## run A
## ALU_STAGE
module ALU_STAGE (
  input clock_in,
  input [31:0] a_in,
  input [31:0] b_in,
  input [3:0] uop_in,
  output [31:0] result_out
);
Size: roughly 2,400 cells after synthesis, roughly 100 flip-flops, about 13,000 um^2 of cells after synthesis.
clock: 4.0 ns
lec_check: 0
abc_area: 1
cap_margin: 20
cell_pad_in_sites_global_placement: 2
core_margin: 10
core_utilization: 45
cts_cluster_diameter: 365
cts_cluster_size: 98
place_density: 0.39
slew_margin: 20
run.sh (not shown) runs the stock make flow with config.mk's settings and CLKGATE_MAP_FILE=.
Run A terminated abnormally: 3_3_place_gp reported GPL-0301.
The following lists how run B was set up differently from run A:
Settings: a deleted CELL_PAD_IN_SITES_GLOBAL_PLACEMENT that had been 2; a change of CORE_UTILIZATION from 45 to 68; a deleted ABC_AREA that had been 1; a deleted CTS_CLUSTER_DIAMETER that had been 365; a deleted PLACE_DENSITY that had been 0.39; a change of CORE_MARGIN from 10 to 2; a deleted CTS_CLUSTER_SIZE that had been 98; a change of the clock period (ns, I/O delays scaled along) from 4.0 to 3.7.
Findings:
The and-or/or-and share of the synthesized area of run B exceeds that of run A by 20 points.
Measured against each other, run B and run A differ in die area, the lower figure coming from run B.
Compared with run A, in run B synthesized flop and latch total shows no meaningful change, number of placement rows shows a reduction of 25%, sequential-to-total area share from yosys stat shows an increase of 2.7 points.
Taking run A as the reference, in run B netlist area before placement -1800 um^2, synthesized chip area reported by yosys fell by 15%, simple logic cell fraction of the synthesized area shows a reduction of 32 points, starting density of the core +23 points, width of the die went down by about 30%.
| share of synthesized cell area in full adder, half adder and majority cells | higher: run B |
Run B completed; timing, DRC and antenna clean
#### Input delta (run C over run B)
Settings: changing CORE_UTILIZATION from 68 to 69; setting CTS_CLUSTER_SIZE to 37 for the first time; setting CTS_CLUSTER_DIAMETER to 27 for the first time; setting HOLD_SLACK_MARGIN to 0.29 for the first time; changing the clock period (ns, I/O delays scaled along) from 3.7 to 3.12.
Notes after the runs:
Run C completed end to end; final checks failed (setup timing).
Row total power consumption of the routed design: run C higher / run B lower
Summary of run C over run B: number of buffers on the longest clock path ~0 delta, cell count +about 4.4%, die size -1.4%.
### run C -> run D
Settings: CTS_CLUSTER_DIAMETER now 374, was 27; PLACE_DENSITY_LB_ADDON now 0.0, previously not set; CORE_UTILIZATION now 72, was 69; CTS_CLUSTER_SIZE now 100, was 37; HOLD_SLACK_MARGIN no longer set, was 0.29; ABC_AREA now 1, previously not set; the clock period (ns, I/O delays scaled along) now 2.68, was 3.12.
Run D ran in full, but the layout does not pass; the checks complain about setup timing.
For run D, the path class of the lowest-slack min-delay path was in2reg, unlike run C, where it was reg2reg.
Run C ended up with sky130_fd_sc_hd__dfxtp_4 as its master of the slowest instance on the critical path; run D ended up with sky130_fd_sc_hd__nor3_1.
Run D against run C; overall power after layout is up by more than 10%.
Run C → run D: wire length increased by 11,000 um relative to the old numbers; final standard cell area without fillers went up by about 6%; combinational fraction of the cell area rose by 0.54 points; sequential share of layout area lost 0.97 points.

========
ALU_STAGE again, from the RTL that the note above started with.
clock: 2.14 ns
lec_check: 0
abc_area: 1
cap_margin: 35
core_margin: 2
core_utilization: 58
cts_cluster_diameter: 33
cts_cluster_size: 72
hold_slack_margin: 0.3
min_routing_layer: met1
setup_slack_margin: 0.12
slew_margin: 20
tns_end_percent: 45
The first run reached the layout checks and failed them: setup timing.
Then changed:
- ABC_AREA: 1 -> 0
- CELL_PAD_IN_SITES_DETAIL_PLACEMENT: unset -> 2
- CORE_MARGIN: 2 -> 10
- CORE_UTILIZATION: 58 -> 44
- CTS_CLUSTER_DIAMETER: 33 -> unset
- CTS_CLUSTER_SIZE: 72 -> 86
- HOLD_SLACK_MARGIN: 0.3 -> unset
- SETUP_SLACK_MARGIN: 0.12 -> unset
Effect:
- Now the flow never finished: it broke off in 3_5_place_dp, error DPL-0033
- synthesized area went down by 15%
- die size grows by 36%
- synthesized cell count decreases by 39%
Then changed:
- ABC_AREA: 0 -> unset
- CAP_MARGIN: 35 -> 20
- CELL_PAD_IN_SITES_DETAIL_PLACEMENT: 2 -> unset
- CORE_MARGIN: 10 -> 2
- CORE_UTILIZATION: 44 -> 40
- CTS_CLUSTER_SIZE: 86 -> unset
- MIN_ROUTING_LAYER: met1 -> unset
- TNS_END_PERCENT: 45 -> unset
- clock period: 2.14 -> 3.7 ns (I/O delays scaled with it)
Outcome: This time the run ran to the end with no violations. Synthesized area does not change. Die area goes down by roughly a tenth. Synthesized cell count is unchanged.
Then changed:
- ABC_AREA: unset -> 1
- CORE_UTILIZATION: 40 -> 72
- CTS_CLUSTER_DIAMETER: unset -> 353
- CTS_CLUSTER_SIZE: unset -> 100
- clock period: 3.7 -> 1.46 ns (I/O delays scaled with it)
After rerunning: The new run never finished: it broke off in 3_5_place_dp. Die area went down by 34%. Area after synthesis went up by 17%. Synthesized cell count went up by 65%.

========
The RTL this note starts from:
==> flow/design.v <==
module ALU_STAGE (
  input clock_in,
  input [31:0] a_in,
  input [31:0] b_in,
  input [3:0] uop_in,
  output [31:0] result_out
);
reg [31:0] a_q;
reg [31:0] b_q;
reg [3:0] uop_q;
reg [31:0] result_q;
wire [31:0] alu_result;
ALU #(.DATA_WIDTH(32)) alu0 (
  .a_data_in(a_q),
  .b_data_in(b_q),
  .uop_in(uop_q),
  .result_out(alu_result)
);
always @(posedge clock_in) begin
  a_q <= a_in;
  b_q <= b_in;
  uop_q <= uop_in;
  result_q <= alu_result;
end
assign result_out = result_q;
endmodule

module ALU
  #(parameter DATA_WIDTH = 32)(
    input [DATA_WIDTH-1:0]  a_data_in,  
    input [DATA_WIDTH-1:0]  b_data_in,  
    input [3:0]             uop_in,
    output reg [DATA_WIDTH-1:0] result_out
);
always@(*) begin
  case(uop_in)
    4'b0000: result_out = a_data_in + b_data_in;
    4'b0001: result_out = a_data_in - b_data_in;
    4'b0010: result_out = a_data_in|b_data_in;
    4'b0011: result_out = a_data_in&b_data_in;
    4'b0100: result_out = a_data_in^b_data_in;
    4'b1000: result_out = a_data_in;
    4'b1001: result_out = b_data_in;
    4'b1010: result_out = ($signed(a_data_in)<$signed(b_data_in))?32'd1:32'd0;
    4'b1011: result_out = (a_data_in<b_data_in)?32'd1:32'd0;
    4'b1101: result_out = $signed(a_data_in) >>> b_data_in[4:0];
    4'b1110: result_out = a_data_in >> b_data_in[4:0];
    4'b1111: result_out = a_data_in << b_data_in[4:0];
    default: result_out = 32'h00000000;
  endcase
end
endmodule
make LEC_CHECK=0 ABC_AREA=0 CAP_MARGIN=35 CORE_MARGIN=2 CORE_UTILIZATION=65 HOLD_SLACK_MARGIN=0.3 MIN_ROUTING_LAYER=met1 SETUP_SLACK_MARGIN=-0.16 SLEW_MARGIN=20 TNS_END_PERCENT=45 finish   # period 2.14 ns
The baseline died in clock tree synthesis.
Next try:
Settings changed: CORE_UTILIZATION 65 to 61, HOLD_SLACK_MARGIN 0.3 to 0.29, SETUP_SLACK_MARGIN -0.16 to -0.13.
Effect:
- The new run died in clock tree synthesis on DPL-0033
- die area rose by 6.4%
- synthesized area stays the same
- synthesized cell count is unchanged
Next try:
Settings changed: HOLD_SLACK_MARGIN 0.29 to unset, SETUP_SLACK_MARGIN -0.13 to -0.11.
Result: The new run stopped in clock tree synthesis. Area after synthesis does not change. Die area stays the same. Synthesized cell count does not change.
No activity file was given, so power comes from the tool's default toggle rates.
